==> flow/design.v (excerpt) <==
module maxfinder(clk, rst, start, x1, x2, x3, x4, eps, done, result);
input clk, start, rst;
input [4:0] x1, x2, x3, x4, eps;
output done;
output [4:0] result;
wire wen, wenep, sel, zer;
DataPath datapath(clk, rst, x1, x2, x3, x4, eps, wen, wenep, sel, zer, result);
controller con(clk, rst, start, zer, wen, wenep, sel, done);
endmodule
Settings: LEC_CHECK=0, ABC_AREA=1, CAP_MARGIN=30, CELL_PAD_IN_SITES_DETAIL_PLACEMENT=2, CELL_PAD_IN_SITES_GLOBAL_PLACEMENT=2, CORE_ASPECT_RATIO=1.11, CORE_MARGIN=8, CORE_UTILIZATION=35, CTS_CLUSTER_DIAMETER=23, GPL_ROUTABILITY_DRIVEN=1, MAX_ROUTING_LAYER=met4, MIN_ROUTING_LAYER=met2, PLACE_DENSITY_LB_ADDON=0.19, SLEW_MARGIN=20, TNS_END_PERCENT=90; clock period 6.87 ns.
run.sh (not shown) runs the stock make flow with config.mk's settings and CLKGATE_MAP_FILE=.
The first run finished clean.
Next try:
Settings changed: ABC_AREA 1 to not set, CAP_MARGIN 30 to 20, CELL_PAD_IN_SITES_DETAIL_PLACEMENT 2 to not set, CELL_PAD_IN_SITES_GLOBAL_PLACEMENT 2 to not set, CORE_ASPECT_RATIO 1.11 to not set, CORE_MARGIN 8 to 2, CORE_UTILIZATION 35 to 65, CTS_CLUSTER_DIAMETER 23 to not set, GPL_ROUTABILITY_DRIVEN 1 to not set, MAX_ROUTING_LAYER met4 to not set, MIN_ROUTING_LAYER met2 to not set, PLACE_DENSITY_LB_ADDON 0.19 to not set, TNS_END_PERCENT 90 to not set.
Clock period 6.87 ns to 5.01 ns, I/O delays scaled along.
With this change the flow finished but failed the layout checks on setup timing.
Power goes up by 28%.
Sequential share of layout area goes down by 1.7 points.
Count of clock-buffer cells in the layout is unchanged.
Routed wire length goes down by 19%.
Final area goes up by 12%.
Synthesized area goes down by 0.33%.
Worst setup slack loses 1000 ps.
Fmax goes up by 15%.
Via count goes down by 26%.
Next try:
Settings changed: ABC_AREA set to 1, CORE_UTILIZATION 65 to 72, CTS_CLUSTER_SIZE set to 74, HOLD_SLACK_MARGIN set to 0.07, PLACE_DENSITY_LB_ADDON set to 0.27.
=> This time the run failed in global routing (5_1_grt). Die area came out lower by roughly a tenth. Synthesized area came out higher slightly. Synthesized cell count came out higher by roughly a tenth.
Next try:
Settings changed: HOLD_SLACK_MARGIN 0.07 to not set.
Clock period 5.01 ns to 5.13 ns, I/O delays scaled along.
What happened:
- The new run completed, yet does not pass: setup timing
- area after synthesis does not change
- synthesized cell count is unchanged
- die size stays the same
Next try:
Settings changed: CTS_CLUSTER_DIAMETER set to 221, CTS_CLUSTER_SIZE 74 to not set, PLACE_DENSITY_LB_ADDON 0.27 to not set.
Clock period 5.13 ns to 3.73 ns, I/O delays scaled along.
Outcome: This time the run aborted during global routing (5_1_grt); synthesized cell count does not change; die size is unchanged; synthesized area is unchanged.

---

v4:
maxfinder again, from the RTL that the note above started with.
clock: 3.68 ns
lec_check: 0
abc_area: 1
cap_margin: 20
core_margin: 2
core_utilization: 64
cts_cluster_diameter: 334
cts_cluster_size: 96
place_density: 0.43
slew_margin: 20
tns_end_percent: 10
v4 -> stages 100% | layout checks FAIL | setup timing
### v4 -> v51
Settings: a deleted TNS_END_PERCENT that had been 10; a deleted CTS_CLUSTER_DIAMETER that had been 334; a deleted ABC_AREA that had been 1; a deleted PLACE_DENSITY that had been 0.43; a deleted CTS_CLUSTER_SIZE that had been 96; a change of CORE_UTILIZATION from 64 to 40; a change of the clock period (ns, I/O delays scaled along) from 3.68 to 6.57.
### Flow results
v51 against v4: worst setup slack rose 1.72 ns; power drawn by the sequential cells fell about 46%; cell count after synthesis fell about 10%.
Compared with v4, v51 shows a higher arrival time reported for the critical path endpoint.
v51 finished every step from synthesis to the final layout, and the layout passed the timing, design-rule and antenna checks.
In v4 the implementation completed, yet the final layout does not meet the checks, the culprit being setup timing.
Comparing v51 against v4, there is no change at all in sequential cell count.
Relative to v4, the power dissipated in combinational cells of v51 is lower by 69%.
Comparing v51 and v4, the lower die area is on v4.
--- input diff v51..v19 ---
Settings: ABC_AREA: unset -> 1; CTS_CLUSTER_SIZE: unset -> 74; CORE_UTILIZATION: 40 -> 68; the clock period (ns, I/O delays scaled along): 6.57 -> 5.01.
### Flow results
Ran to the end and failed final checks on setup timing: v19. Looking at data arrival time at the worst-slack endpoint across v51 and v19, the one that comes out higher is v51. Looking at share of the core filled with cells, v19 sits above v51. The global-route usage in v19 sits 16 points above the value recorded for v51. Between v51 and v19, the flow reports synthesized area increasing slightly.

---

maxfinder again, from the RTL that the note above started with.
export LEC_CHECK = 0
export ABC_AREA = 1
export CAP_MARGIN = 20
export CORE_MARGIN = 2
export CORE_UTILIZATION = 72
export CTS_CLUSTER_DIAMETER = 236
export CTS_CLUSTER_SIZE = 74
export PLACE_DENSITY = 0.35
export SLEW_MARGIN = 20
create_clock -name core_clock -period 5.01 [get_ports {clk}]
The starting point completed, yet does not pass: setup timing.
==> next run, changes <==
- CORE_UTILIZATION: 72 -> 68
- CTS_CLUSTER_DIAMETER: 236 -> 27
- HOLD_SLACK_MARGIN: not set -> -0.09
- PLACE_DENSITY: 0.35 -> not set
- SETUP_SLACK_MARGIN: not set -> 1.36
The changed run completed, yet does not pass: setup timing.
Wire length shrinks by a little under a tenth.
First-iteration DRC count fell by about a fifth.
Combinational power rose by a few percent.
Critical path depth came out lower by 5.
Global-route usage goes down by 2.6 points.
==> next run, changes <==
- ABC_AREA: 1 -> not set
- CORE_UTILIZATION: 68 -> 40
- CTS_CLUSTER_DIAMETER: 27 -> not set
- CTS_CLUSTER_SIZE: 74 -> not set
- HOLD_SLACK_MARGIN: -0.09 -> not set
- SETUP_SLACK_MARGIN: 1.36 -> not set
- clock period: 5.01 -> 9.0 ns (I/O delays scaled with it)
- The changed run ran to the end with no violations
- die area went up by 67%
- worst hold slack is worse by 0.015 ns
- cell area shrinks by 13%
- total power drops by 63%
- critical path depth came out higher by 5
- first-iteration DRC count decreases by 49%
- routed wire length is lower by 20%
- worst setup slack gets better by 2.7 ns
- fmax came out lower by 20%
Power is estimated from default activity; no workload was simulated.
